==> flow/run.sh <==
#!/bin/bash
# the make line also repeats each setting of config.mk as NAME=value (left out here)
make -C /OpenROAD-flow-scripts/flow DESIGN_CONFIG=/design/flow/config.mk WORK_HOME=/design/flow/orfs CLKGATE_MAP_FILE= finish
==> flow/config.mk <==
export PLATFORM = sky130hd
export DESIGN_NAME = MIPS
export DESIGN_NICKNAME = MIPS
export VERILOG_FILES = /design/flow/design.v
export SDC_FILE = /design/flow/constraint.sdc
export NUM_CORES = 4
export LEC_CHECK = 0
export ABC_AREA = 1
export CAP_MARGIN = 20
export CORE_MARGIN = 2
export CORE_UTILIZATION = 70
export CTS_CLUSTER_DIAMETER = 233
export SETUP_SLACK_MARGIN = -1.14
export SLEW_MARGIN = 20
==> flow/constraint.sdc <==
create_clock -name core_clock -period 18.7 [get_ports {clk}]
set_input_delay 3.7400 -clock core_clock [delete_from_list [all_inputs] [get_ports {clk}]]
set_output_delay 3.7400 -clock core_clock [all_outputs]
set_load 0.01 [all_outputs]
==> flow/design.v <==
module alu (Output, CarryOut, zero, overflow, negative, BussA, BussB, ALUControl);
	input [31:0] BussA, BussB;
	input [1:0] ALUControl;
	output zero, overflow, negative, CarryOut;
	wire neg;
	output [31:0] Output;
	reg [31:0] Output;
	wire [31:0] CARRYOUT;
	wire[31:0] AddSubOut, XOROut;
	wire SLTOut;
	wire subtract;
	or (subtract, ALUControl[0], ALUControl[1]);
	assign CarryOut = CARRYOUT[31];
	wire muxOut;
	mux2to1 t1 (.in0(BussB[0]),.in1(~BussB[0]),.s(subtract),.out(muxOut));
	adder  f1 (.a(BussA[0]),.b(muxOut),.cin(subtract),.cout(CARRYOUT[0]),.s(AddSubOut[0]));
	genvar i;
	generate 
	for(i = 1; i < 32; i++) begin : eachAdder
			wire mOut;
			mux2to1 tm (.in0(BussB[i]),.in1(~BussB[i]),.s(subtract),.out(mOut));
			adder  fA (.a(BussA[i]),.b(mOut),.cin(CARRYOUT[i-1]),.cout(CARRYOUT[i]),.s(AddSubOut[i]));
		end
	endgenerate
	xor(overflow, CARRYOUT[31], CARRYOUT[30]);
	assign neg = AddSubOut[31];
	genvar j;
	generate
	for (j = 0; j < 32; j++) begin: eachXOR
			xor(XOROut[j], BussA[j], BussB[j]);
		end
	endgenerate
	xor (SLTOut, overflow, neg); 
	wire [3:0][31:0] outputArray;  
	assign outputArray[0] = AddSubOut;
	assign outputArray[1] = XOROut;
	assign outputArray[2] = AddSubOut;
	assign outputArray[3] = {{31{1'b0}}, SLTOut};
	mux32_4to32 m1(.in(outputArray),.s(ALUControl),.out(Output));
	assign negative = Output[31];
	genvar k;
   wire [30:0] rOut;
	or(rOut[0],Output[1],Output[0]);
	generate 
	for (k = 2; k < 32; k++) begin: eachor	
			or o1(rOut[k-1],rOut[k-2],Output[k]);
		end
	endgenerate
	not n1(zero,rOut[30]);
endmodule 
module adder(a,b,cin,cout,s);
	input a,b,cin;
	output cout,s;
	wire s1,c1,c2,c3;
	xor(s1,a,b);
	xor(s,cin,s1);
	and(c1,a,b);
	and(c2,b,cin);
	and(c3,a,cin);
	or(cout,c1,c2,c3);
endmodule 
module adder32 (Op1,Op2,Sum);
	input [29:0] Op1;
	input [29:0] Op2;
	output[29:0] Sum;	
	reg [29:0] CARRYOUT;
	adder  f1 (.a(Op1[0]),.b(Op2[0]),.cin(1'b0),.cout(CARRYOUT[0]),.s(Sum[0]));
	genvar i;
	generate 
	for(i = 1; i < 30; i++) begin : eachAdder
			wire mOut;
			adder  fA (.a(Op1[i]),.b(Op2[i]),.cin(CARRYOUT[i-1]),.cout(CARRYOUT[i]),.s(Sum[i]));
		end
	endgenerate
endmodule 
module mux2to1 (in0,in1, s,out);
	input  in0,in1;	
	input s;
	output out;
	wire [1:0] inOut;
	wire sNot;
	not (sNot, s);
	and a1 (inOut[0], in0, sNot);
	and a2 (inOut[1], in1, s);
	or o1 (out, inOut[0], inOut[1]);
endmodule
module f2oMux (in,s,out);
	input [3:0]in;
	input [1:0] s;    
	output out;
  wire aOut1, aOut2,aOut3,aOut4;
	and a1(aOut1,s[1],s[0],in[3]);
	and a2(aOut2,s[1],~s[0],in[2]);
	and a3(aOut3,~s[1],s[0],in[1]);
	and a4(aOut4,~s[1],~s[0],in[0]);
	or o1(out,aOut1,aOut2,aOut3,aOut4);
endmodule 
module s2oMux(in,s,out);
	input [15:0]in;
	input [3:0] s;
	reg [3:0] Output;	  
	output out;
	f2oMux m0 (in[3:0], s[1:0],Output[0]);
	f2oMux m1 (in[7:4], s[1:0],Output[1]);
	f2oMux m2 (in[11:8], s[1:0],Output[2]);
	f2oMux m3 (in[15:12], s[1:0],Output[3]);
	f2oMux m4 (Output, s[3:2],out);
endmodule 
module mux30_2to1(Input0, Input1, s,Out);
	input [29:0] Input0;
	input [29:0] Input1;
	input s;
	output [29:0] Out;
	genvar i;
	generate 
		for (i = 0; i<30; i++) begin: eachMux
			mux2to1 m2(.in0(Input0[i]),.in1(Input1[i]),.s(s),.out(Out[i]));
		end
	endgenerate 
endmodule
module mux32_2to1(Input0, Input1, s,Out);
	input [31:0] Input0;
	input [31:0] Input1;
	input s;
	output [31:0] Out;
	genvar i;
	generate 
		for (i = 0; i<32; i++) begin: eachMux
			mux2to1 m2(.in0(Input0[i]),.in1(Input1[i]),.s(s),.out(Out[i]));
		end
	endgenerate 
endmodule
module t2oMux (in,s,out);
	input [31:0] in;
	input [4:0] s;
	reg [1:0] Output;
	output out;
	s2oMux s0(in[15:0],s[3:0],Output[0]);
	s2oMux s1(in[31:16],s[3:0],Output[1]);
	reg aOut1,aOut2;
	and(aOut1,Output[1],s[4]);
	and(aOut2,Output[0],~s[4]);
	or o1(out,aOut1,aOut2);
endmodule 
module mux32_4to32(in,s,out);
	input reg[3:0][31:0]in;
	output [31:0]out;
	input [1:0] s;  
	wire  [31:0][3:0] tempArr;  
	genvar row, colm;
	generate
		for(row = 0; row < 4; row++) begin : eachR
			for(colm = 0; colm < 32; colm++) begin : eachS
				buf R(tempArr[colm][row], in[row][colm]);
			end
		end
	endgenerate
	genvar i;
	generate
		for(i = 0; i < 32; i++) begin : eachM
			f2oMux t0 (tempArr[i],s,out[i]);
		end
	endgenerate
endmodule 
module t2t2tot2Mux(arr,s,out);
	input reg[31:0][31:0]arr;
	output [31:0]out;
	input [4:0] s;  
	wire  [31:0][31:0] tempArr;  
	genvar row, colm;
	generate
		for(row = 0; row < 32; row++) begin : eachR
			for(colm = 0; colm < 32; colm++) begin : eachS
				buf R(tempArr[colm][row], arr[row][colm]);
			end
		end
	endgenerate
	genvar i;
	generate
		for(i = 0; i < 32; i++) begin : eachM
			t2oMux t0 (tempArr[i],s,out[i]);
		end
	endgenerate
endmodule 
module PipelineRegister (in, out, clk, reset);
	output reg [31:0] out;
	input [31:0] in;
	input reset, clk;
	always @(posedge clk)
	if (reset)
		out <= 32'b0;
	else
		out <= in;
endmodule
module PipelineImm (in, out, clk, reset);
	output reg [15:0] out;
	input [15:0] in;
	input reset, clk;
	always @(posedge clk)
	if (reset)
		out <= 16'b0;
	else
		out <= in;
endmodule
module PipelineExecute (in, out, clk, reset);
	output reg [9:0] out;
	input [9:0] in;
	input reset, clk;
	always @(posedge clk)
	if (reset)
		out <= 10'b0;
	else
		out <= in;
endmodule
module PipelineMemory (in, out, clk, reset);
	output reg [7:0] out;
	input [7:0] in;
	input reset, clk;
	always @(posedge clk)
	if (reset)
		out <= 8'b0;
	else
		out <= in;
endmodule
module PipelineWrite (in, out, clk, reset);
	output reg [5:0] out;
	input [5:0] in;
	input reset, clk;
	always @(posedge clk)
	if (reset)
		out <= 6'b0;
	else
		out <= in;
endmodule
module PipelineRegControls (in, out, clk, reset);
	output reg [19:0] out;
	input [19:0] in;
	input reset, clk;
	always @(posedge clk)
	if (reset)
		out <= 20'b0;
	else
		out <= in;
endmodule
module PipelineControls (in, out, clk, reset);
	output reg [10:0] out;
	input [10:0] in;
	input reset, clk;
	always @(posedge clk)
	if (reset)
		out <= 11'b0;
	else
		out <= in;
endmodule
module regfile (ReadData1, ReadData2, WriteData, ReadRegister1, ReadRegister2, WriteRegister, RegWrite, clk);
	input [4:0] ReadRegister1, ReadRegister2, WriteRegister;
	input RegWrite, clk;
	input [31:0] WriteData;
	output [31:0] ReadData1, ReadData2;	
	wire reset = 0;
	wire [31:0] SelectRegister;
	wire [31:0][31:0] routReg;
	wire [31:0] rawData1, rawData2;
	decoder5to32 d1(.in(WriteRegister), .out(SelectRegister), .enable(RegWrite));
	assign routReg[0] = 32'b0;
	genvar i;
	generate 
		for (i = 1;i <32;i++) begin: eachReg32
			reg32 register(.in(WriteData),.out(routReg[i]),.decoderOut(SelectRegister[i]),.reset(reset), .clk(clk));
		end
	endgenerate
   t2t2tot2Mux mux1(.arr(routReg),.s(ReadRegister1),.out(rawData1));
	t2t2tot2Mux mux2(.arr(routReg),.s(ReadRegister2),.out(rawData2));
	assign ReadData1 = (RegWrite && WriteRegister == ReadRegister1 && ReadRegister1 != 5'b00000) ? WriteData : rawData1;
	assign ReadData2 = (RegWrite && WriteRegister == ReadRegister2 && ReadRegister2 != 5'b00000) ? WriteData : rawData2;
endmodule
module reg32 (in, out, decoderOut,reset, clk);
	input reset,clk;
	input decoderOut;   
	input [31:0] in;  
	output reg [31:0] out;
	reg [31:0] d;
	genvar i;
	generate 
		for (i = 0;i <32;i++) begin: eachDff
			mux2to1 m1 (.in0(out[i]), .in1(in[i]),.s(decoderOut),.out(d[i]));
			D_FF dFF(.q(out[i]), .d(d[i]),.reset(reset), .clk(clk));
		end
	endgenerate
endmodule
 module D_FF (q, d, reset, clk);
	output reg q;
	input d, reset, clk;
	always @(posedge clk)
	if (reset)
		q <= 0;  
	else
		q <= d;  
endmodule
module decoder2to4 (in, out, enable);
	input [1:0] in;
	input enable;
	output [3:0]out;
	wire [1:0] notOut;
	not n1(notOut[1], in[1]);
	not n2(notOut[0], in[0]);
	and a0(out[0], enable, notOut[0], notOut[1]);
	and a1(out[1], enable, in[0], notOut[1]);
	and a2(out[2], enable, notOut[0], in[1]);
	and a3(out[3], enable, in[0], in[1]);
endmodule
module decoder3to8 (in,out,enable);
	input [2:0] in;
	input enable;
	output [7:0]out;
	wire [2:0] notOut;
	not n1(notOut[2], in[2]);
	not n2(notOut[1], in[1]);
	not n3(notOut[0], in[0]);
	and a0(out[0], enable, notOut[0], notOut[1], notOut[2]);
	and a1(out[1], enable, in[0], notOut[1],notOut[2]);
	and a2(out[2], enable, notOut[0], in[1],notOut[2]);
	and a3(out[3], enable, in[0], in[1], notOut[2]);
	and a4(out[4], enable, notOut[0],notOut[1],in[2]);
	and a5(out[5], enable, in[0],notOut[1],in[2]);
	and a6(out[6], enable, notOut[0], in[1], in[2]);
	and a7(out[7], enable, in[0], in[1], in[2]);
endmodule
module decoder5to32 (in, out, enable);
	input [4:0] in;
	input enable;
	output [31:0] out;
	wire [3:0] enableOut;
	decoder3to8 d1 (in[2:0], out[7:0], enableOut[0]);
	decoder3to8 d2 (in[2:0], out[15:8], enableOut[1]);
	decoder3to8 d3 (in[2:0], out[23:16], enableOut[2]);
	decoder3to8 d4 (in[2:0], out[31:24], enableOut[3]);
	decoder2to4 d5 (in[4:3], enableOut, enable);
endmodule
module Control (Instr, RegDst, WriteRegister, ALUSrc, MemToReg, RegWr, MemWr, Branch, 
						Jump, JR, ALUCntrl, ZeroExt, Rs, Rt, Rd, xRs, xRt, Imm16, TargetInstr);
	input [31:0] Instr;
	reg [5:0] Funct;
	reg [5:0] Opcode;
	output reg RegDst, ALUSrc, MemToReg, RegWr, MemWr, Branch, JR, ZeroExt, xRs, xRt;
	output reg Jump;
	output reg [1:0] ALUCntrl;
	output reg [4:0] Rs, Rt, Rd, WriteRegister;
	output reg [15:0] Imm16;
	output reg [25:0] TargetInstr;
	assign Rs = Instr[25:21];	
	assign Rt = Instr[20:16];
	assign Rd = Instr[15:11];
	assign Imm16 = Instr[15:0];
	assign TargetInstr = Instr[25:0];
	always @(*) begin
		Funct = Instr[5:0];
		Opcode = Instr[31:26];
		RegDst = 0;
		WriteRegister = 5'b00000;
		ALUSrc = 0;
		MemToReg = 0;
		RegWr = 0;
		MemWr = 0;
		Branch = 0;
		Jump = 0;
		ALUCntrl = 2'b00;
		JR = 0;
		ZeroExt = 0;
		xRs = 0;
		xRt = 0;
		if (Opcode == 6'b000000) begin
			case (Funct)
				6'b100000  : begin 
								 RegDst = 1;
								 WriteRegister = Rd; 
								 RegWr = 1; 
								 ALUCntrl = 2'b00;
							 end  
				6'b100010  : begin 
								 RegDst = 1; 
								 WriteRegister = Rd;
								 RegWr = 1;
								 ALUCntrl = 2'b10;
							 end  
				6'b001000  : begin
								 Jump = 1; 
								 JR = 1; 
								 xRt = 1; 
							 end  
				6'b101010  : begin 
								 RegDst = 1; 
								 WriteRegister = Rd;
								 RegWr = 1; 
								 ALUCntrl = 2'b11;
							 end  
				default;
			endcase
		end
		case (Opcode)
			6'b100011  : begin
							 WriteRegister = Rt;
							 ALUSrc = 1; 
							 MemToReg = 1; 
							 RegWr = 1; 
							 ALUCntrl = 2'b00;
							 xRt = 1; 
						 end  
			6'b101011  : begin 
							 ALUSrc = 1; 
							 MemWr = 1; 
							 ALUCntrl = 2'b00;
						 end  
			6'b000101  : begin 
							 Branch = 1; 
							 ALUCntrl = 2'b10;
						 end  
			6'b001110  : begin 
							 WriteRegister = Rt;
							 ALUSrc = 1; 
							 RegWr = 1; 
							 ALUCntrl = 2'b01;
							 ZeroExt = 1; 
							 xRt = 1;
						 end  
			6'b000010  : begin 
							 Jump = 1; 
							 JR = 0; 
							 xRs = 1;
							 xRt = 1; 
						 end  
			default;
		endcase
	end
endmodule
module Forward (Rs, Rt, xRs, xRt, PortA, PortB, DataA, DataB, ALUData, MemData, ForwardA, ForwardB);
	input xRs, xRt;
	input [4:0] Rs, Rt, PortA, PortB;
	input [31:0] DataA, DataB, ALUData, MemData;
	output reg [31:0] ForwardA, ForwardB;
	always @(*) begin
		if (Rs == 5'b00000)
			ForwardA = DataA;
		else if (Rs == PortA && !xRs)
			ForwardA = ALUData;
		else if (Rs == PortB && !xRs)
			ForwardA = MemData;
		else 
			ForwardA = DataA;
	end
	always @(*) begin
		if (Rt == 5'b00000)
			ForwardB = DataB;
		else if (Rt == PortA && !xRt)
			ForwardB = ALUData;
		else if (Rt == PortB && !xRt)
			ForwardB = MemData;
		else 
			ForwardB = DataB;
	end
endmodule
module AcceleratedBranch (DataA, DataB, Zero);
	input [31:0] DataA, DataB;
	output reg Zero;
	wire [31:0] Equivalency;
	wire [7:0] Equiv;
	wire [1:0] ZeroTest;
	assign Equivalency = DataA ^ DataB;
	always @(*) begin
		case(Equivalency)
			32'b0 : Zero = 1;
			default : Zero = 0;
		endcase
	end
endmodule
module CheckBranch (Opcode, AccBranch);
	input [5:0] Opcode;
	output AccBranch;
	wire [5:0] Branch;
	assign Branch = 6'b000101;
	wire [5:0] Cmp;
	genvar i;
	generate
		for (i = 0; i < 6; i++) begin : eachXor
			xor each_xor(Cmp[i], Opcode[i], Branch[i]);
		end
	endgenerate
	nor n(AccBranch, Cmp[0], Cmp[1], Cmp[2], Cmp[3], Cmp[4], Cmp[5]);
endmodule
module FetchUnit(Branch, Zero, Jump, JR, TargetInstr, Regrs, Imm16, Instr, Address, InstrIn, clk, reset);
	input Branch,Zero,JR, Jump, clk,reset;
	input [15:0] Imm16;
	input [25:0] TargetInstr;
	input [31:0] Regrs;
	output [31:0] Instr;	
	output [31:0] Address;
	input [31:0] InstrIn;
	wire [29:0] PC;
	wire [29:0] temp_PC;
	wire [29:0] Jumpaddress; 
	wire bez;
	and a1(bez, Branch, ~Zero);
	wire [29:0] immExtened; 
	wire [29:0] pcNew;
	assign Address[1:0] = 2'b0;
	mux30_2to1 mBez(.Input0({29'b0,1'b1}),.Input1({{14{Imm16[15]}},Imm16[15:0]}),
						 .s(bez),.Out(immExtened));
	adder32 ad1(.Op1(PC),.Op2(immExtened),.Sum(pcNew));
	mux30_2to1 mBJr(.Input0({PC[29:26], TargetInstr[25:0]}),
	                .Input1(Regrs[31:2]),.s(JR),.Out(Jumpaddress));
	mux30_2to1 mJump(.Input0(pcNew),.Input1(Jumpaddress),
						  .s(Jump),.Out(temp_PC));
   genvar i;
	generate
		for ( i = 0; i<30;i++) begin: eachDFF
			D_FF d(.q(PC[i]),.d(temp_PC[i]),.reset(reset),.clk(clk));
		end
	endgenerate
	assign Address [31:2] = PC[29:0]; 
	assign Instr = InstrIn;
endmodule 
module MIPS(clk, reset, imem_addr, imem_data, dmem_addr, dmem_wdata, dmem_we, dmem_rdata);
	input clk, reset;
	output [31:0] imem_addr;
	input [31:0] imem_data;
	output [31:0] dmem_addr, dmem_wdata;
	output dmem_we;
	input [31:0] dmem_rdata;
	wire [31:0] Instr;
	wire RegDst, ALUSrc, MemToReg, RegWr, MemWr, Branch, Jump, JR, ZeroExt, xRt, xRs, AccZero, AccBranch;
	wire [1:0] ALUCntrl;
	wire [4:0] Rs, Rt, Rd, WriteRegister;
	wire [31:0] WriteData;
	wire [31:0] ReadData1, ReadData2;
	wire [31:0] BussB;
	wire zero, overflow, CarryOut, negative;
	wire [15:0] Imm16;
	wire [31:0] Extended;
	wire [25:0] TargetInstr;
	wire [31:0] ForwardA, ForwardB;
	wire [31:0] p_Instr;
	wire [15:0] p_Imm16;
	wire p_AccBranch;
	wire ex_MemToReg, ex_RegWr, ex_MemWr;
	wire [1:0] ex_ALUCntrl;
	wire [4:0] ex_WriteRegister;
	wire [15:0] ex_Imm16;
	wire [31:0] ex_ReadData1, ex_ReadData2, ex_BussB;
	wire [31:0] ex_ALUOut;	
	wire mem_MemToReg, mem_RegWr, mem_MemWr;
	wire [4:0] mem_WriteRegister;
	wire [31:0] mem_ReadData2;
	wire [31:0] mem_ALUOut, mem_MemOut;
	wire wr_RegWr;
	wire [4:0] wr_WriteRegister;
	wire [31:0] wr_WriteData;
	FetchUnit Fetch1(.Branch(p_AccBranch), .Zero(AccZero), .Jump(Jump), .JR(JR), .TargetInstr(TargetInstr), 
						  .Regrs(ForwardA), .Imm16(p_Imm16), .Instr, .Address(imem_addr), .InstrIn(imem_data), .clk, .reset);
	CheckBranch CheckAccBranch(.Opcode(Instr[31:26]), .AccBranch);
   PipelineRegister InstrReg (.in(Instr), .out(p_Instr), .clk, .reset);
   PipelineImm Imm16Reg (.in(Instr[15:0]), .out(p_Imm16), .clk, .reset);
	D_FF BranchReg (.q(p_AccBranch), .d(AccBranch),.reset, .clk);
	regfile reg1(.ReadData1, .ReadData2, .WriteData(wr_WriteData), 
			  .ReadRegister1(Rs), .ReadRegister2(Rt), .WriteRegister(wr_WriteRegister),
			  .RegWrite(wr_RegWr), .clk(clk));
	Control cntrl (.Instr(p_Instr), .RegDst, .WriteRegister, .ALUSrc, .MemToReg, .RegWr, .MemWr, .Branch, 
						.Jump, .JR, .ALUCntrl, .ZeroExt, .Rs, .Rt, .Rd, .xRs, .xRt, .Imm16, .TargetInstr);
	Extend Ext1(.Imm16, .Extended, .Ext(ZeroExt));
	mux32_2to1 alusrc(.Input0(ForwardB),.Input1(Extended),.s(ALUSrc),.Out(BussB));
	Forward forCntrl (.Rs, .Rt, .xRs, .xRt, .PortA(ex_WriteRegister), .PortB(mem_WriteRegister), .DataA(ReadData1), 
							.DataB(ReadData2), .ALUData(ex_ALUOut), .MemData(WriteData), .ForwardA, .ForwardB);
	AcceleratedBranch BranchZero (.DataA(ForwardA), .DataB(ForwardB), .Zero(AccZero));
	PipelineRegister ReadReg1 (.in(ForwardA), .out(ex_ReadData1), .clk, .reset);
	PipelineRegister ReadReg2 (.in(ForwardB), .out(ex_ReadData2), .clk, .reset);
	PipelineRegister ALUBBussB (.in(BussB), .out(ex_BussB), .clk, .reset);
	PipelineExecute PipeExe (.in({MemToReg, RegWr, MemWr, ALUCntrl, WriteRegister}),
										 .out({ex_MemToReg, ex_RegWr, ex_MemWr, ex_ALUCntrl,
												ex_WriteRegister}), .clk, .reset);
	alu alu1(.Output(ex_ALUOut), .CarryOut, .zero, .overflow,
		 .negative, .BussA(ex_ReadData1), .BussB(ex_BussB), .ALUControl(ex_ALUCntrl));
	PipelineRegister ExeALUOut (.in(ex_ALUOut), .out(mem_ALUOut), .clk, .reset);
	PipelineRegister ExeDataB (.in(ex_ReadData2), .out(mem_ReadData2), .clk, .reset);
	PipelineMemory PipeMem (.in({ex_MemToReg, ex_RegWr, ex_MemWr, ex_WriteRegister}),
									.out({mem_MemToReg, mem_RegWr, mem_MemWr, mem_WriteRegister}), .clk, .reset);
   assign dmem_addr = mem_ALUOut;
   assign dmem_wdata = mem_ReadData2;
   assign dmem_we = mem_MemWr;
   assign mem_MemOut = dmem_rdata;
	mux32_2to1 mem2reg(.Input0(mem_ALUOut),.Input1(mem_MemOut), .s(mem_MemToReg),.Out(WriteData));
	PipelineRegister WriteReg (.in(WriteData), .out(wr_WriteData), .clk, .reset);
	PipelineWrite PipeWr (.in({mem_RegWr, mem_WriteRegister}), 
								 .out({wr_RegWr, wr_WriteRegister}), .clk, .reset);
endmodule
module Extend (Imm16, Extended, Ext);
	input [15:0] Imm16;
	input Ext;
	output reg [31:0] Extended;
	reg [31:0] SE, ZE;
	assign SE[31:0] = {{16{Imm16[15]}},Imm16[15:0]};
	assign ZE[31:0] = {16'b0,Imm16[15:0]};
	always @(*) begin
		case (Ext)
			0 : Extended = SE;
		   1 : Extended = ZE;
			default;
		endcase
	end
endmodule
==> results of run 1 <==
metrics by stage:
step | util (%) | setup TNS, ps | area [µm²] | power (mW)
detailed placement | 74.27 | -25590 | 67060 | 4.313
global route | 79.18 | -29790 | 71490 | 7.132
global placement | 74.27 | -23370 | 67060 | 4.293
finish | 79.22 | -24730 | 71530 | 7.026
floorplan | - | -14980 | 64230 | 3.827
CTS | 79.07 | -22740 | 71390 | 6.900
layout make-up:
class / count / area, µm²
clock inverters: 71 / 631.9
well taps: 1176 / 1471
repair buffers: 396 / 3431
clock buffers: 168 / 3659
flip-flops and latches: 1271 / 35400
fillers: 5673 / 18760
diodes: 17 / 42.54
multi-input cells: 5399 / 24560
inverters: 616 / 2330
timing repair:
item                       CTS  global route
setup endpoints to repair    9            10
resized                     12            29
pin swaps                    0            14
gates cloned                 0             0
buffers inserted             2             2
per-layer routing:
layer	vias up	part of all wire, %	wire length, µm
met3	2013	20	50240
met1	27310	30	77030
li1	25340	-	-
met4	18	9.7	24670
met2	6698	40	101900
met5	-	0.061	154
==> out/results.ini, run 1 <==
[placed_design]
post_place_setup_slack_ps=-3810
numPortBuffers=160
numPlacedInstances=8855
gp_congestion=1.009
post-dp-hpwl_um=145800

[cells_and_area]
nNetsFinal=7944
synthToLayoutAreaGrowth_pct=11.73
instances_no_fill=9114

[timing]
timing.final.crit_share_pct=120.1
final_max_slew_viol_count=0
timing_worst_slew_pin_value_ps=1263
timing.clock.skew_ps=33.58
rsz0062_at_grt=yes
final-setup-viol-count=12
whs_ps=398.3
fmax_mhz=44.52
setup_slack_ps=-3762
min_period_ps=22460
timing.final.hold_violations=0
slew_headroom_pct=15.71

[clocking]
cts_buffers=134
clock_path_buffers=3
cts.reportedPaths.clkPinSlew_ps=60
number_of_sinks_on_the_clock_net=1271
cts_h_tree_depth=4
quantity_of_hold_fixing_buffers_added_after_cts=0
cts_tree=done
insertion_delay_ps=780
cts-root-buf=sky130_fd_sc_hd__clkbuf_16

[critical_path]
cpLargestDelayFamily=adder cells
critical-path-slowest-cell=sky130_fd_sc_hd__fa_2
kind_of_start_point_of_the_critical_path=flop
reg2regPathDepth=83
timing.critical_path.to_type=flop
cp_num_buf_inv=5
crit_path_frequent_cell=sky130_fd_sc_hd__fa_2
critPathKind=reg2reg
cp_peak_stage_delay_ps=430
worstSetupStartpoint=PipeExe.out[6]
worst-path-max-fanout=4
required_ps=19320
crit_arrival_ps=23090
cp.depth=83
reg2reg_setup_slack_ps=-3760
worst_reg2reg_startpoint=PipeExe.out[6]

[yosys]
post_synth_ao_oa_area_fraction_pct=5.935
synth.distinct_cells=51
top_cell=sky130_fd_sc_hd__nand2_1
synth_flop_count=1271
number_of_cells_in_the_yosys_synthesis_report=7786
largest_area_cell=sky130_fd_sc_hd__edfxtp_1
adder_share_pct=1.853
syn_area_per_cell_um2=8.223
ys_chip_area_um2=64020
simple_gate_area_share_pct=28.97
synth_xor_xnor_area_share_pct=0.6019
syn_warnings=17
ys_seq_share_pct=55.25
top_cell_area_share_pct=46.53
synth-edff-count=992
ys_top_cells_by_area=sky130_fd_sc_hd__edfxtp_1 (47%), sky130_fd_sc_hd__nand2_1 (14%), sky130_fd_sc_hd__dfxtp_1 (8.7%)
mapped_cells=7786
async_flop_share_pct=0
top_logic_kind=simple AND/OR/NAND/NOR gates
synth.area.mux_share_pct=0.06254
common_cells=sky130_fd_sc_hd__nand2_1 (2,366), sky130_fd_sc_hd__nor2_1 (1,256), sky130_fd_sc_hd__edfxtp_1 (992)
synthesis.area_um2=64020
synth_top_flop_cell=sky130_fd_sc_hd__edfxtp_1

[power_and_ir_drop]
power.density_cell_area_nw_per_um2=98.23
pwr-share-clk_pct=38.0
irDropWorstVdd_mv=0.1040
switchingPower_mw=2.043
share_seq_of_total_power_pct=45.6
combinational_power_mw=1.15
portion_of_total_power_attributed_to_combinational_logic_pct=16.4
top_power_group=sequential cells
switching_share_pct=29.08
power_report.internal_total_mw=4.983
p_leak_nw=30.73
clk-power_mw=2.67
p_seq_mw=3.20

[grt]
grt_overflow_total=0
grt_use_met1_pct=65.03
first_global_vias=58390
grt_use_met3_pct=24.05
grt_max_degree=153
grt.total_usage_pct=53.35
first_pass_grt_wire_length_um=363000
global_route.peak_usage_layer=met2
groute.layer.met2.usage_pct=74.27
antenna_found_initial=24

[detailed_routing]
post_drt_via_cell_ratio=6.735
drc=0
finalWirelength_um=254000
routed_wire_length_per_instance_um=27.87
drt-initial-drc-count=13860
vias=61380
detail-route-antenna-nets=0
first_pass_iters=12

[job]
max_cap_violations=0
openroad.warnings=37

[die]
floorplan_core_area_um2=90290
number_of_placement_rows=110
die_h_um=306.4
die.size.x_um=306.4
die-area_um2=93890
floorplan.core_util_pct=70.91
io_pins=163

[outcome]
so.violations=negative setup slack
outcome=complete, but fails checks

[worst_hold_path]
hold_end=ExeDataB.out[24]
hp-class=reg2reg
start_point_of_the_worst_hold_path=ReadReg2.out[24]
worstHoldPathCells=2

==> run 2: changes to the inputs <==
- CELL_PAD_IN_SITES_DETAIL_PLACEMENT: not set -> 2
- CELL_PAD_IN_SITES_GLOBAL_PLACEMENT: not set -> 3
- CORE_MARGIN: 2 -> 10
- CORE_UTILIZATION: 70 -> 40
- CTS_CLUSTER_DIAMETER: 233 -> 119
- GPL_ROUTABILITY_DRIVEN: not set -> 1
- GPL_TIMING_DRIVEN: not set -> 0
- HOLD_SLACK_MARGIN: not set -> 0.26
- MAX_ROUTING_LAYER: not set -> met4
- MIN_ROUTING_LAYER: not set -> met2
- PLACE_DENSITY: not set -> 0.94
- SETUP_SLACK_MARGIN: -1.14 -> 5.0
- SLEW_MARGIN: 20 -> 0
- TNS_END_PERCENT: not set -> 15
- clock period: 18.7 -> 23.6 ns (I/O delays scaled with it)
==> run 2 against run 1 <==
Net effect: the flow now stops in 5_1_grt; synthesized cell count unchanged; synthesized area unchanged; die area increased by 88%.
==> out/results.ini, run 2 <==
[yosys]
post_synth_ao_oa_area_fraction_pct=5.935  ; unchanged
adder_share_pct=1.853  ; unchanged
synth.area.mux_share_pct=0.06254  ; unchanged
synthesis.area_um2=64020  ; unchanged
top_cell=sky130_fd_sc_hd__nand2_1
ys_chip_area_um2=64020  ; unchanged
simple_gate_area_share_pct=28.97  ; unchanged
largest_area_cell=sky130_fd_sc_hd__edfxtp_1
async_flop_share_pct=0  ; unchanged
syn_warnings=17  ; unchanged
number_of_cells_in_the_yosys_synthesis_report=7786  ; unchanged
synth_flop_count=1271  ; unchanged
synth.distinct_cells=51  ; unchanged
ys_top_cells_by_area=sky130_fd_sc_hd__edfxtp_1 (47%), sky130_fd_sc_hd__nand2_1 (14%), sky130_fd_sc_hd__dfxtp_1 (8.7%)
top_logic_kind=simple AND/OR/NAND/NOR gates
mapped_cells=7786  ; unchanged
synth-edff-count=992  ; unchanged
synth_top_flop_cell=sky130_fd_sc_hd__edfxtp_1
common_cells=sky130_fd_sc_hd__nand2_1 (2,366), sky130_fd_sc_hd__nor2_1 (1,256), sky130_fd_sc_hd__edfxtp_1 (992)
top_cell_area_share_pct=46.53  ; unchanged
synth_xor_xnor_area_share_pct=0.6019  ; unchanged
syn_area_per_cell_um2=8.223  ; unchanged
ys_seq_share_pct=55.25  ; unchanged

[outcome]
last-stage-reached=5_1_grt
tool_error=[ERROR GRT-0116] Global routing finished with congestion. Check the congestion regions in the DRC Viewer.
outcome=did not finish

[die]
die_h_um=420.1  ; +37%
die-area_um2=176500  ; +88%
io_pins=163  ; unchanged
floorplan.core_util_pct=40.33  ; -31 points
number_of_placement_rows=146  ; +33%
die.size.x_um=420.1  ; +37%
floorplan_core_area_um2=158700  ; +76%

[placed_design]
numPortBuffers=160  ; unchanged
placedInstanceArea_um2=71430  ; +6.5%
post-dp-hpwl_um=313800  ; +120%
gp_congestion=1.290  ; +28%

[grt]
grt.total_usage_pct=87.32
grt_overflow_total=2585

[clocking]
cts-root-buf=sky130_fd_sc_hd__clkbuf_16
quantity_of_hold_fixing_buffers_added_after_cts=0  ; unchanged
cts_buffers=150  ; +12%
number_of_sinks_on_the_clock_net=1271  ; unchanged
cts_h_tree_depth=4  ; unchanged
clock_path_buffers=3  ; unchanged

==> run 2: through the flow <==
step / worst slack, ps / hold WS (ps) / total power, mW / instances
after floorplan: 2093 / 388.3 / 3.032 / 7787
after global placement: -424.0 / 393.1 / 3.551 / 10020
after detailed placement: -689.7 / 398.1 / 3.622 / 10160
after CTS: 413.3 / 411.9 / 5.933 / 10450
==> run 2: what timing repair did <==
action / in CTS
pin swaps: 6
setup endpoints to repair: 19
setup buffers: 10
gates resized: 29
==> run 2: metal layers <==
metal / track usage [%] / overflow
met1: - / -
met2: 89.17 / 309
met3: 95.93 / 2049
met4: 69.50 / 227
met5: - / -
==> run 3: changes to the inputs <==
- ABC_AREA: 1 -> 0
- CAP_MARGIN: 20 -> 35
- CELL_PAD_IN_SITES_DETAIL_PLACEMENT: 2 -> 1
- CELL_PAD_IN_SITES_GLOBAL_PLACEMENT: 3 -> 2
- CORE_ASPECT_RATIO: not set -> 0.74
- CORE_MARGIN: 10 -> 5
- CTS_CLUSTER_DIAMETER: 119 -> not set
- CTS_CLUSTER_SIZE: not set -> 79
- GPL_ROUTABILITY_DRIVEN: 1 -> 0
- HOLD_SLACK_MARGIN: 0.26 -> not set
- MIN_ROUTING_LAYER: met2 -> met1
- PLACE_DENSITY: 0.94 -> not set
- PLACE_DENSITY_LB_ADDON: not set -> 0.15
- SETUP_SLACK_MARGIN: 5.0 -> not set
- SLEW_MARGIN: 0 -> 15
- TNS_END_PERCENT: 15 -> not set
- clock period: 23.6 -> 41.6 ns (I/O delays scaled with it)
==> run 3 against run 2 <==
Net effect: the run now finishes clean; die area is 10% lower; synthesized cell count shrank 48%; synthesized area shrank 6.2%.
==> out/results.ini, run 3 <==
[outcome]
outcome=no timing/DRC/antenna violations

[timing]
min_period_ps=31200
fmax_mhz=32.05
whs_ps=436.3
slew_headroom_pct=23.81
timing.clock.skew_ps=35.82
timing_worst_slew_pin_value_ps=1136
timing.final.crit_share_pct=75.00
timing.final.hold_violations=0
final_max_slew_viol_count=0
final.setup.tns_ps=0
setup_slack_ps=10400
final-setup-viol-count=0
rsz0062_at_grt=no

[yosys]
number_of_cells_in_the_yosys_synthesis_report=4013  ; -48%
synth.area.mux_share_pct=19.72  ; +20 points
synthesis.area_um2=60060  ; -6.2%
synth_flop_count=1271  ; unchanged
synth-edff-count=992  ; unchanged
adder_share_pct=1.975  ; +0.12 points
top_cell_area_share_pct=49.60  ; +3.1 points
synth_top_flop_cell=sky130_fd_sc_hd__edfxtp_1
ys_chip_area_um2=60060  ; -6.2%
top_logic_kind=multiplexers
ys_seq_share_pct=58.90  ; +3.6 points
synth.distinct_cells=89  ; +75%
top_cell=sky130_fd_sc_hd__edfxtp_1
syn_area_per_cell_um2=14.97  ; +82%
simple_gate_area_share_pct=6.719  ; -22 points
syn_warnings=17  ; unchanged
largest_area_cell=sky130_fd_sc_hd__edfxtp_1
common_cells=sky130_fd_sc_hd__edfxtp_1 (992), sky130_fd_sc_hd__mux4_2 (371), sky130_fd_sc_hd__nor2_1 (307)
synth_xor_xnor_area_share_pct=1.794  ; +1.2 points
ys_top_cells_by_area=sky130_fd_sc_hd__edfxtp_1 (50%), sky130_fd_sc_hd__mux4_2 (14%), sky130_fd_sc_hd__dfxtp_1 (9.3%)
mapped_cells=4013  ; -48%
async_flop_share_pct=0  ; unchanged
post_synth_ao_oa_area_fraction_pct=7.357  ; +1.4 points

[detailed_routing]
finalWirelength_um=328500
vias=47660
detail-route-antenna-nets=0
first_pass_iters=9
drc=0
drt-initial-drc-count=10040
routed_wire_length_per_instance_um=49.33
post_drt_via_cell_ratio=7.157

[grt]
groute.layer.met2.usage_pct=51.02
first_global_vias=44480
grt_use_met3_pct=24.33
grt.total_usage_pct=41.87
antenna_found_initial=41
grt_max_degree=34
global_route.peak_usage_layer=met1
grt_overflow_total=0
grt_use_met1_pct=54.53
first_pass_grt_wire_length_um=422900

[critical_path]
cp_peak_stage_delay_ps=920
critPathKind=reg2reg
crit_path_frequent_cell=sky130_fd_sc_hd__fa_1
cpLargestDelayFamily=adder cells
worst-path-max-fanout=10
cp_num_buf_inv=9
worst_reg2reg_startpoint=PipeExe.out[5]
required_ps=42280
reg2reg_setup_slack_ps=10400
kind_of_start_point_of_the_critical_path=flop
worstSetupStartpoint=PipeExe.out[5]
timing.critical_path.to_type=flop
critical-path-slowest-cell=sky130_fd_sc_hd__nor4_4
cp.depth=81
reg2regPathDepth=81
crit_arrival_ps=31880

[power_and_ir_drop]
top_power_group=sequential cells
p_leak_nw=24.53
combinational_power_mw=0.546
p_total_mw=3.306
switchingPower_mw=0.9730
clk-power_mw=1.30
share_seq_of_total_power_pct=44.0
pwr-share-clk_pct=39.4
p_seq_mw=1.46
power.density_cell_area_nw_per_um2=45.59
power_report.internal_total_mw=2.333
irDropWorstVdd_mv=0.03713
switching_share_pct=29.43
portion_of_total_power_attributed_to_combinational_logic_pct=16.5

[die]
die_h_um=343.3  ; -18%
io_pins=163  ; unchanged
die-area_um2=158100  ; -10%
floorplan.core_util_pct=40.19  ; -0.14 points
floorplan_core_area_um2=149400  ; -5.9%
die.size.x_um=460.4  ; +9.6%
number_of_placement_rows=122  ; -16%

[clocking]
quantity_of_hold_fixing_buffers_added_after_cts=0  ; unchanged
cts_tree=done
cts.reportedPaths.clkPinSlew_ps=70
cts_h_tree_depth=4  ; unchanged
cts_resized=0  ; -100%
buffers_inserted_by_post_cts_timing_repair=0  ; -10
insertion_delay_ps=820
number_of_sinks_on_the_clock_net=1271  ; unchanged
cts-root-buf=sky130_fd_sc_hd__clkbuf_16
cts_buffers=135  ; -10%
clock_path_buffers=3  ; unchanged

[worst_hold_path]
worstHoldPathCells=1
hold_end=PipeWr.out[5]
start_point_of_the_worst_hold_path=PipeMem.out[6]
hp-class=reg2reg

[job]
openroad.warnings=26
max_cap_violations=0

[cells_and_area]
final_core_utilization_pct=48.52
nNetsFinal=4633
nFillCells=14460
instances_no_fill=6659
synthToLayoutAreaGrowth_pct=20.74
stdcell_area_um2=72510

[placed_design]
numPlacedInstances=6338  ; -38%
placedInstanceArea_um2=67580  ; -5.4%
numPortBuffers=160  ; unchanged
post_place_setup_slack_ps=10510  ; +11,200 ps
post-dp-hpwl_um=242800  ; -23%

run 3: cell type report:
class,count,area (µm²),area share (%)
Inverter,30,112.6,0.1553
Tap cell,1984,2482,3.423
Multi-Input combinational cell,2357,22920,31.61
Clock buffer,172,3747,5.168
Timing Repair Buffer,356,4817,6.643
Clock inverter,69,827.0,1.141
Antenna cell,64,160.2,0.2209
Sequential cell,1271,35390,48.80
Buffer,356,2061,2.842
run 3: layer usage:
layer	share of wire (%)	up-vias
met3	19	984
li1	-	16880
met5	0	-
met4	5.8	0
met2	38	4836
met1	38	24960
==> run 4: changes to the inputs <==
- ABC_AREA: 0 -> not set
- CELL_PAD_IN_SITES_DETAIL_PLACEMENT: 1 -> not set
- CORE_ASPECT_RATIO: 0.74 -> not set
- CORE_MARGIN: 5 -> 2
- CTS_CLUSTER_SIZE: 79 -> 86
- MIN_ROUTING_LAYER: met1 -> met2
- PLACE_DENSITY: not set -> 0.37
- PLACE_DENSITY_LB_ADDON: 0.15 -> not set
- clock period: 41.6 -> 24.0 ns (I/O delays scaled with it)
==> run 4 against run 3 <==
Net effect: the flow now stops in 5_1_grt; synthesized area unchanged; synthesized cell count unchanged; die area down 3.1%.
==> out/results.ini, run 4 <==
[outcome]
outcome=did not finish
tool_error=[ERROR GRT-0116] Global routing finished with congestion. Check the congestion regions in the DRC Viewer.
last-stage-reached=5_1_grt

[yosys]
ys_top_cells_by_area=sky130_fd_sc_hd__edfxtp_1 (50%), sky130_fd_sc_hd__mux4_2 (14%), sky130_fd_sc_hd__dfxtp_1 (9.3%)
ys_seq_share_pct=58.90  ; unchanged
largest_area_cell=sky130_fd_sc_hd__edfxtp_1
syn_area_per_cell_um2=14.97  ; unchanged
number_of_cells_in_the_yosys_synthesis_report=4013  ; unchanged
top_logic_kind=multiplexers
synth_flop_count=1271  ; unchanged
synth.distinct_cells=89  ; unchanged
synth.area.mux_share_pct=19.72  ; unchanged
synth-edff-count=992  ; unchanged
post_synth_ao_oa_area_fraction_pct=7.357  ; unchanged
adder_share_pct=1.975  ; unchanged
common_cells=sky130_fd_sc_hd__edfxtp_1 (992), sky130_fd_sc_hd__mux4_2 (371), sky130_fd_sc_hd__nor2_1 (307)
simple_gate_area_share_pct=6.719  ; unchanged
ys_chip_area_um2=60060  ; unchanged
async_flop_share_pct=0  ; unchanged
synth_xor_xnor_area_share_pct=1.794  ; unchanged
syn_warnings=17  ; unchanged
mapped_cells=4013  ; unchanged
synth_top_flop_cell=sky130_fd_sc_hd__edfxtp_1
top_cell=sky130_fd_sc_hd__edfxtp_1
top_cell_area_share_pct=49.60  ; unchanged
synthesis.area_um2=60060  ; unchanged

[clocking]
number_of_sinks_on_the_clock_net=1271  ; unchanged
cts_h_tree_depth=4  ; unchanged
cts-root-buf=sky130_fd_sc_hd__clkbuf_16
cts_buffers=148  ; +9.6%
clock_path_buffers=3  ; unchanged

[grt]
grt.total_usage_pct=77.35
grt_overflow_total=564

[die]
number_of_placement_rows=142  ; +16%
floorplan.core_util_pct=40.19  ; about the same
die_h_um=391.5  ; +14%
die-area_um2=153300  ; -3.1%
io_pins=163  ; unchanged
die.size.x_um=391.5  ; -15%
floorplan_core_area_um2=149400  ; about the same

[placed_design]
post-dp-hpwl_um=237300  ; -2.2%
numPortBuffers=160  ; unchanged

run 4: layer usage:
metal,overflow,global-route usage [%]
met2,54,82.69
met1,-,-
met4,25,55.75
met5,-,-
met3,485,83.36
run 4: timing repair:
action / in CTS
pin swaps: 47
resized: 43
setup endpoints to repair: 8
hold buffers: 0
setup buffers: 14
run 4: per-stage QoR:
| step | hold slack, ps | utilization, % | worst slack, ps | cell area (µm²) | std cells |
|---|---|---|---|---|---|
| 2_1_floorplan | 413.8 | - | 10.14 | 60230 | 4014 |
| 3_3_place_gp | 416.6 | 43.07 | -3791 | 64360 | 6190 |
| 3_5_place_dp | 420.4 | 45.31 | -3224 | 67700 | 6371 |
| 4_1_cts | 436.8 | 48.65 | -239.9 | 72690 | 6650 |
==> run 5: changes to the inputs <==
- CAP_MARGIN: 35 -> 20
- CELL_PAD_IN_SITES_GLOBAL_PLACEMENT: 2 -> not set
- CORE_UTILIZATION: 40 -> 57
- CTS_CLUSTER_SIZE: 86 -> not set
- GPL_ROUTABILITY_DRIVEN: 0 -> not set
- GPL_TIMING_DRIVEN: 0 -> not set
- MAX_ROUTING_LAYER: met4 -> not set
- MIN_ROUTING_LAYER: met2 -> not set
- PLACE_DENSITY: 0.37 -> not set
- SETUP_SLACK_MARGIN: not set -> 3.57
- SLEW_MARGIN: 15 -> 20
- clock period: 24.0 -> 14.0 ns (I/O delays scaled with it)
==> run 5 against run 4 <==
Net effect: now fails the layout checks on negative setup slack; synthesized area unchanged; synthesized cell count unchanged; die area down 30%.
==> out/results.ini, run 5 <==
[outcome]
outcome=complete, but fails checks
so.violations=negative setup slack

[die]
die_h_um=328.6  ; -16%
floorplan.core_util_pct=57.29  ; +17 points
floorplan_core_area_um2=104800  ; -30%
die-area_um2=108000  ; -30%
number_of_placement_rows=119  ; -16%
io_pins=163  ; unchanged
die.size.x_um=328.6  ; -16%

[power_and_ir_drop]
power.density_cell_area_nw_per_um2=128.6
clk-power_mw=3.61
switching_share_pct=27.15
portion_of_total_power_attributed_to_combinational_logic_pct=18.6
irDropWorstVdd_mv=0.1215
power_report.internal_total_mw=7.051
p_seq_mw=4.27
top_power_group=sequential cells
pwr-share-clk_pct=37.3
combinational_power_mw=1.80
p_total_mw=9.680
switchingPower_mw=2.629
p_leak_nw=26.80
share_seq_of_total_power_pct=44.1

[yosys]
top_cell=sky130_fd_sc_hd__edfxtp_1
syn_warnings=17  ; unchanged
synth_xor_xnor_area_share_pct=1.794  ; unchanged
synth_flop_count=1271  ; unchanged
syn_area_per_cell_um2=14.97  ; unchanged
synth.area.mux_share_pct=19.72  ; unchanged
mapped_cells=4013  ; unchanged
synth.distinct_cells=89  ; unchanged
top_logic_kind=multiplexers
synthesis.area_um2=60060  ; unchanged
ys_seq_share_pct=58.90  ; unchanged
synth_top_flop_cell=sky130_fd_sc_hd__edfxtp_1
top_cell_area_share_pct=49.60  ; unchanged
simple_gate_area_share_pct=6.719  ; unchanged
async_flop_share_pct=0  ; unchanged
synth-edff-count=992  ; unchanged
common_cells=sky130_fd_sc_hd__edfxtp_1 (992), sky130_fd_sc_hd__mux4_2 (371), sky130_fd_sc_hd__nor2_1 (307)
ys_chip_area_um2=60060  ; unchanged
adder_share_pct=1.975  ; unchanged
number_of_cells_in_the_yosys_synthesis_report=4013  ; unchanged
post_synth_ao_oa_area_fraction_pct=7.357  ; unchanged
ys_top_cells_by_area=sky130_fd_sc_hd__edfxtp_1 (50%), sky130_fd_sc_hd__mux4_2 (14%), sky130_fd_sc_hd__dfxtp_1 (9.3%)
largest_area_cell=sky130_fd_sc_hd__edfxtp_1

[critical_path]
critPathKind=reg2reg
reg2reg_setup_slack_ps=-9230
cp.depth=79
cp_peak_stage_delay_ps=410
crit_path_frequent_cell=sky130_fd_sc_hd__fa_2
timing.critical_path.to_type=flop
crit_arrival_ps=23870
critical-path-slowest-cell=sky130_fd_sc_hd__fa_2
worstSetupStartpoint=ALUBBussB.out[0]
cp_num_buf_inv=7
worst-path-max-fanout=3
reg2regPathDepth=79
kind_of_start_point_of_the_critical_path=flop
required_ps=14640
worst_reg2reg_startpoint=ALUBBussB.out[0]
cpLargestDelayFamily=adder cells

[timing]
timing.final.crit_share_pct=166.0
setup_slack_ps=-9233
min_period_ps=23230
whs_ps=432.7
timing_worst_slew_pin_value_ps=1103
timing.clock.skew_ps=43.35
slew_headroom_pct=25.76
fmax_mhz=43.04
final-setup-viol-count=28
final.setup.tns_ps=-128430
rsz0062_at_grt=yes
timing.final.hold_violations=0
final_max_slew_viol_count=0

[worst_hold_path]
worstHoldPathCells=1
hp-class=reg2reg
start_point_of_the_worst_hold_path=ReadReg2.out[24]
hold_end=ExeDataB.out[24]

[cells_and_area]
synthToLayoutAreaGrowth_pct=25.35
final_core_utilization_pct=71.82
instances_no_fill=6444
nNetsFinal=5070
stdcell_area_um2=75280

[clocking]
cts_buffers=137  ; -7.4%
quantity_of_hold_fixing_buffers_added_after_cts=0  ; unchanged
cts.reportedPaths.clkPinSlew_ps=60
cts-root-buf=sky130_fd_sc_hd__clkbuf_16
number_of_sinks_on_the_clock_net=1271  ; unchanged
clock_path_buffers=3  ; unchanged
cts_h_tree_depth=4  ; unchanged
insertion_delay_ps=780
cts_tree=done

[detailed_routing]
post_drt_via_cell_ratio=7.033
first_pass_iters=7
drt-initial-drc-count=7437
finalWirelength_um=237500
detail-route-antenna-nets=0
vias=45320
routed_wire_length_per_instance_um=36.85
drc=0

[placed_design]
gp_congestion=1.038
placedInstanceArea_um2=70210  ; +3.7%
post-dp-hpwl_um=159800  ; -33%
numPlacedInstances=6177  ; -3.0%
numPortBuffers=160  ; unchanged
post_place_setup_slack_ps=-10310  ; -7086 ps

[job]
openroad.warnings=32
max_cap_violations=0

[grt]
first_global_vias=44930
grt_overflow_total=0
grt.total_usage_pct=44.02
antenna_found_initial=15
first_pass_grt_wire_length_um=331500
grt_max_degree=92

run 5: what timing repair did:
action,CTS,global route
resized,59,82
endpoints found under the setup margin,63,65
setup buffers,9,9
pin swaps,37,24
run 5: layout make-up:
| type | instances | area (µm²) |
|---|---|---|
| antenna | 4 | 10.01 |
| clock buffer | 169 | 3705 |
| clock inverter | 75 | 690.7 |
| fill | 6905 | 29540 |
| inverter | 30 | 116.4 |
| multi-input combinational | 2357 | 23540 |
| sequential | 1271 | 35410 |
| tap | 1391 | 1740 |
| timing repair buffer | 1147 | 10070 |
run 5: routing by layer:
layer / global-route usage [%] / vias up / routed length [µm]
met5: 0 / - / 136
met4: 25.86 / 14 / 16950
li1: - / 17660 / -
met1: 57.64 / 22690 / 82140
met3: 12.10 / 936 / 32040
met2: 66.37 / 4022 / 106200
==> run 6: changes to the inputs <==
- ABC_AREA: not set -> 1
- CORE_UTILIZATION: 57 -> 64
- SETUP_SLACK_MARGIN: 3.57 -> 0.73
- clock period: 14.0 -> 17.4 ns (I/O delays scaled with it)
==> run 6 against run 5 <==
Net effect: still fails the layout checks on negative setup slack; design area fell by 4.1%; register-to-register slack improved by 4100 ps; clock skew fell by 9.1 ps; cell count rose by 44%; synthesized area rose by 6.6%; combinational power fell by 33%; highest routed layer unchanged; wire length rose by 4.7%; utilization rose by 0.66 points; worst hold slack got worse by 33 ps; fmax rose by 3.3%; synthesized cell count rose by 94%; first-iteration DRC count rose by 44%.
==> out/results.ini, run 6 <==
[yosys]
synth-edff-count=992  ; unchanged
synth.area.mux_share_pct=0.06254  ; -20 points
simple_gate_area_share_pct=28.97  ; +22 points
common_cells=sky130_fd_sc_hd__nand2_1 (2,366), sky130_fd_sc_hd__nor2_1 (1,256), sky130_fd_sc_hd__edfxtp_1 (992)
number_of_cells_in_the_yosys_synthesis_report=7786  ; +94%
async_flop_share_pct=0  ; unchanged
mapped_cells=7786  ; +94%
syn_area_per_cell_um2=8.223  ; -45%
largest_area_cell=sky130_fd_sc_hd__edfxtp_1
post_synth_ao_oa_area_fraction_pct=5.935  ; -1.4 points
synth.distinct_cells=51  ; -43%
top_cell_area_share_pct=46.53  ; -3.1 points
adder_share_pct=1.853  ; -0.12 points
ys_seq_share_pct=55.25  ; -3.6 points
synth_top_flop_cell=sky130_fd_sc_hd__edfxtp_1
top_cell=sky130_fd_sc_hd__nand2_1
synth_xor_xnor_area_share_pct=0.6019  ; -1.2 points
syn_warnings=17  ; unchanged
top_logic_kind=simple AND/OR/NAND/NOR gates
ys_chip_area_um2=64020  ; +6.6%
ys_top_cells_by_area=sky130_fd_sc_hd__edfxtp_1 (47%), sky130_fd_sc_hd__nand2_1 (14%), sky130_fd_sc_hd__dfxtp_1 (8.7%)
synthesis.area_um2=64020  ; +6.6%
synth_flop_count=1271  ; unchanged

[critical_path]
reg2regPathDepth=83  ; +5.1%
critical-path-slowest-cell=sky130_fd_sc_hd__fa_2
timing.critical_path.to_type=flop
kind_of_start_point_of_the_critical_path=flop
cpLargestDelayFamily=adder cells
worst_reg2reg_startpoint=PipeExe.out[6]
required_ps=18020  ; +3380 ps
cp_num_buf_inv=6  ; -1
crit_path_frequent_cell=sky130_fd_sc_hd__fa_2
cp.depth=83  ; +5.1%
critPathKind=reg2reg
worst-path-max-fanout=4  ; +1
worstSetupStartpoint=PipeExe.out[6]
cp_peak_stage_delay_ps=440  ; +30 ps
crit_arrival_ps=23110  ; -760 ps
reg2reg_setup_slack_ps=-5100  ; +4140 ps

[worst_hold_path]
start_point_of_the_worst_hold_path=ReadReg2.out[24]
worstHoldPathCells=2  ; +1
hold_end=ExeDataB.out[24]
hp-class=reg2reg

[detailed_routing]
first_pass_iters=9  ; +2
vias=59270  ; +31%
post_drt_via_cell_ratio=6.400  ; -9.0%
drc=0  ; unchanged
routed_wire_length_per_instance_um=26.84  ; -27%
finalWirelength_um=248500  ; +4.7%
detail-route-antenna-nets=0  ; unchanged
drt-initial-drc-count=10690  ; +44%

[cells_and_area]
nFillCells=7534  ; +9.1%
stdcell_area_um2=72170  ; -4.1%
instances_no_fill=9261  ; +44%
final_core_utilization_pct=72.48  ; +0.66 points
nNetsFinal=7976  ; +57%
synthToLayoutAreaGrowth_pct=12.72

[die]
io_pins=163  ; unchanged
floorplan_core_area_um2=99570  ; -5.0%
die-area_um2=102600  ; -5.0%
number_of_placement_rows=116  ; -2.5%
die_h_um=320.3  ; -2.5%
floorplan.core_util_pct=64.30  ; +7.0 points
die.size.x_um=320.3  ; -2.5%

[timing]
setup_slack_ps=-5096  ; +4137 ps
final_max_slew_viol_count=0  ; unchanged
final-setup-viol-count=16  ; -43%
timing.final.crit_share_pct=129.3  ; -37 points
timing.final.hold_violations=0  ; unchanged
slew_headroom_pct=21.87  ; -3.9 points
rsz0062_at_grt=yes
timing_worst_slew_pin_value_ps=1169  ; +65.83 ps
timing.clock.skew_ps=34.27  ; -9.075 ps
min_period_ps=22500  ; -737.1 ps
fmax_mhz=44.45  ; +3.3%

[grt]
first_global_vias=55340  ; +23%
grt.total_usage_pct=47.74  ; +3.7 points
antenna_found_initial=16  ; +1
grt_overflow_total=0  ; unchanged
first_pass_grt_wire_length_um=355300  ; +7.2%
grt_max_degree=135  ; +47%

[power_and_ir_drop]
portion_of_total_power_attributed_to_combinational_logic_pct=15.8  ; -2.8 points
irDropWorstVdd_mv=0.1337  ; +10%
p_leak_nw=30.98  ; +16%
power.density_cell_area_nw_per_um2=105.9  ; -18%
share_seq_of_total_power_pct=45.4  ; +1.3 points
top_power_group=sequential cells
clk-power_mw=2.97  ; -18%
combinational_power_mw=1.21  ; -33%
power_report.internal_total_mw=5.475  ; -22%
p_seq_mw=3.47  ; -19%
switchingPower_mw=2.164  ; -18%
pwr-share-clk_pct=38.8  ; +1.5 points
switching_share_pct=28.32  ; +1.2 points

[clocking]
cts.reportedPaths.clkPinSlew_ps=60  ; about the same
clock_path_buffers=3  ; unchanged
cts_buffers=136  ; -0.73%
number_of_sinks_on_the_clock_net=1271  ; unchanged
cts_h_tree_depth=4  ; unchanged
cts-root-buf=sky130_fd_sc_hd__clkbuf_16
insertion_delay_ps=770  ; about the same
cts_tree=done

[placed_design]
numPortBuffers=160  ; unchanged
post-dp-hpwl_um=148700  ; -6.9%
placedInstanceArea_um2=67510  ; -3.8%
numPlacedInstances=9005  ; +46%
gp_congestion=1.035  ; -0.31%

[outcome]
outcome=complete, but fails checks
so.violations=negative setup slack

[job]
openroad.warnings=38  ; +19%
max_cap_violations=0  ; unchanged

run 6: metal layers:
metal / vias up / track usage [%] / part of all wire, %
met5: - / 0.4728 / 0.078
met4: 20 / 32.59 / 7.9
met3: 1219 / 15.39 / 17
met2: 5401 / 68.51 / 41
met1: 27240 / 61.81 / 34
li1: 25390 / - / -
run 6: layout make-up:
type                       count  area, µm²  area share [%]
antenna                        9      22.52         0.03121
clock buffer                 172       3792           5.255
clock inverter                70      700.7          0.9709
inverter                     616       2328           3.227
multi-input combinational   5399      24580           34.06
sequential                  1271      35410           49.06
tap                         1298       1624           2.250
timing repair buffer         426       3714           5.146
run 6: metrics by stage:
step / hold WS (ps) / setup slack [ps] / power, mW / TNS, ps
2_1_floorplan: 388.3 / -4107 / 4.114 / -29850
3_3_place_gp: 389.1 / -4929 / 4.643 / -40690
3_5_place_dp: 391.0 / -5073 / 4.656 / -42680
4_1_cts: 402.4 / -4931 / 7.545 / -40630
5_1_grt: 410.3 / -5588 / 7.791 / -50530
6_report: 399.7 / -5096 / 7.639 / -43410
run 6: timing repair:
item                       in CTS  in global routing
pin swaps                      10                 10
hold buffers                    0                  0
gates resized                   9                 26
setup buffers                   2                  2
setup endpoints to repair      20                 21
==> run 7: changes to the inputs <==
- ABC_AREA: 1 -> not set
- CORE_UTILIZATION: 64 -> 40
- SETUP_SLACK_MARGIN: 0.73 -> -1.97
- clock period: 17.4 -> 23.7 ns (I/O delays scaled with it)
==> run 7 against run 6 <==
Net effect: the layout still fails its checks (negative setup slack); sequential power decreased by 26%; clock-buffer cell count decreased by 3; clock power decreased by 28%; largest power group unchanged; first-iteration DRC count decreased by 49%; fmax decreased by 9.8%.
==> out/results.ini, run 7 <==
[yosys]
ys_seq_share_pct=58.90  ; +3.6 points
top_cell=sky130_fd_sc_hd__edfxtp_1
ys_chip_area_um2=60060  ; -6.2%
synth_xor_xnor_area_share_pct=1.794  ; +1.2 points
number_of_cells_in_the_yosys_synthesis_report=4013  ; -48%
syn_warnings=17  ; unchanged
mapped_cells=4013  ; -48%
synth_flop_count=1271  ; unchanged
largest_area_cell=sky130_fd_sc_hd__edfxtp_1
post_synth_ao_oa_area_fraction_pct=7.357  ; +1.4 points
top_logic_kind=multiplexers
synth_top_flop_cell=sky130_fd_sc_hd__edfxtp_1
synthesis.area_um2=60060  ; -6.2%
async_flop_share_pct=0  ; unchanged
synth.area.mux_share_pct=19.72  ; +20 points
adder_share_pct=1.975  ; +0.12 points
synth-edff-count=992  ; unchanged
simple_gate_area_share_pct=6.719  ; -22 points
synth.distinct_cells=89  ; +75%
common_cells=sky130_fd_sc_hd__edfxtp_1 (992), sky130_fd_sc_hd__mux4_2 (371), sky130_fd_sc_hd__nor2_1 (307)
ys_top_cells_by_area=sky130_fd_sc_hd__edfxtp_1 (50%), sky130_fd_sc_hd__mux4_2 (14%), sky130_fd_sc_hd__dfxtp_1 (9.3%)
top_cell_area_share_pct=49.60  ; +3.1 points
syn_area_per_cell_um2=14.97  ; +82%

[critical_path]
reg2reg_setup_slack_ps=-1240  ; +3860 ps
worst_reg2reg_startpoint=PipeExe.out[5]
cp_peak_stage_delay_ps=430  ; about the same
worst-path-max-fanout=4  ; unchanged
cp.depth=79  ; -4.8%
timing.critical_path.to_type=flop
crit_path_frequent_cell=sky130_fd_sc_hd__fa_1
required_ps=24360  ; +6340 ps
critPathKind=reg2reg
crit_arrival_ps=25600  ; +2490 ps
reg2regPathDepth=79  ; -4.8%
critical-path-slowest-cell=sky130_fd_sc_hd__fa_1
kind_of_start_point_of_the_critical_path=flop
worstSetupStartpoint=PipeExe.out[5]
cpLargestDelayFamily=adder cells
cp_num_buf_inv=4  ; -2

[placed_design]
numPortBuffers=160  ; unchanged
placedInstanceArea_um2=64080  ; -5.1%
gp_congestion=0.9917  ; -4.2%
post-dp-hpwl_um=138500  ; -6.8%
post_place_setup_slack_ps=-2635  ; +2438 ps

[clocking]
insertion_delay_ps=800  ; +30 ps
quantity_of_hold_fixing_buffers_added_after_cts=0  ; unchanged
cts.reportedPaths.clkPinSlew_ps=60  ; about the same
cts_h_tree_depth=4  ; unchanged
cts-root-buf=sky130_fd_sc_hd__clkbuf_16
clock_path_buffers=3  ; unchanged
cts_tree=done
number_of_sinks_on_the_clock_net=1271  ; unchanged
cts_buffers=135  ; -0.74%

[timing]
timing_worst_slew_pin_value_ps=1257  ; +88.10 ps
timing.clock.skew_ps=25.79  ; -8.488 ps
final_max_slew_viol_count=0  ; unchanged
timing.final.hold_violations=0  ; unchanged
final-setup-viol-count=4  ; -12
setup_slack_ps=-1236  ; +3860 ps
timing.final.crit_share_pct=105.2  ; -24 points
final.setup.tns_ps=-3094  ; +40,320 ps
fmax_mhz=40.10  ; -9.8%
slew_headroom_pct=15.66  ; -6.2 points
min_period_ps=24940  ; +2440 ps

[grt]
antenna_found_initial=13  ; -3
grt_max_degree=126  ; -6.7%
groute.layer.met2.usage_pct=43.97  ; -25 points
grt_use_met1_pct=36.12  ; -26 points
grt_use_met3_pct=6.808  ; -8.6 points
grt_overflow_total=0  ; unchanged
grt.total_usage_pct=28.23  ; -20 points
global_route.peak_usage_layer=met2
first_global_vias=38890  ; -30%
first_pass_grt_wire_length_um=303200  ; -15%

[die]
die-area_um2=153300  ; +49%
die.size.x_um=391.5  ; +22%
floorplan_core_area_um2=149400  ; +50%
number_of_placement_rows=142  ; +22%
floorplan.core_util_pct=40.19  ; -24 points
die_h_um=391.5  ; +22%
io_pins=163  ; unchanged

[detailed_routing]
finalWirelength_um=218400  ; -12%
detail-route-antenna-nets=0  ; unchanged
first_pass_iters=10  ; +1
routed_wire_length_per_instance_um=34.77  ; +30%
post_drt_via_cell_ratio=6.350  ; -0.79%
vias=39880  ; -33%
drc=0  ; unchanged
drt-initial-drc-count=5496  ; -49%

[power_and_ir_drop]
switching_share_pct=26.77  ; -1.6 points
p_seq_mw=2.56  ; -26%
pwr-share-clk_pct=39.3  ; +0.5 points
power_report.internal_total_mw=3.979  ; -27%
p_leak_nw=22.60  ; -27%
top_power_group=sequential cells
switchingPower_mw=1.455  ; -33%
combinational_power_mw=0.733  ; -39%
portion_of_total_power_attributed_to_combinational_logic_pct=13.5  ; -2.3 points
share_seq_of_total_power_pct=47.2  ; +1.8 points
power.density_cell_area_nw_per_um2=79.14  ; -25%
irDropWorstVdd_mv=0.08295  ; -38%
clk-power_mw=2.14  ; -28%

[worst_hold_path]
start_point_of_the_worst_hold_path=PipeExe.out[9]
hp-class=reg2reg
hold_end=PipeMem.out[7]
worstHoldPathCells=1  ; -1

[job]
openroad.warnings=30  ; -21%
max_cap_violations=0  ; unchanged

[cells_and_area]
nNetsFinal=4279  ; -46%
nFillCells=12920  ; +72%
synthToLayoutAreaGrowth_pct=14.33
stdcell_area_um2=68660  ; -4.9%

[outcome]
outcome=complete, but fails checks
so.violations=negative setup slack

## run 7: timing repair
action                                  4_1_cts  5_1_grt
gates resized                                14       21
hold endpoints to repair                      0        0
setup buffers                                 3        2
endpoints found under the setup margin        3        3
pin swaps                                     6        6
## run 7: area by class of cell
type	count	area [µm²]	share of cell area, %
multi-input combinational	2357	22990	33.49
timing repair buffer	358	3179	4.631
inverter	30	113.9	0.1658
antenna	3	7.507	0.01093
clock inverter	76	812.0	1.183
tap	2016	2522	3.674
clock buffer	169	3601	5.245
sequential	1271	35430	51.60
## run 7: layer usage
layer,vias to the layer above,wire [µm]
li1,16070,-
met1,20510,79870
met2,2663,100400
met3,620,24060
met4,16,13800
met5,-,217
## run 7: stage by stage
stage                     std cells  hold WS (ps)  total power [mW]  util [%]
after floorplan                4014         413.8             2.991         -
after global placement         6028         418.5             3.314     42.86
after detailed placement       6030         421.2             3.317     42.88
after CTS                      6276         437.3             5.428     45.88
after global routing           6278         451.6             5.576     45.95
final                          6280         435.9             5.434     45.95
No activity file was given, so power comes from the tool's default toggle rates.
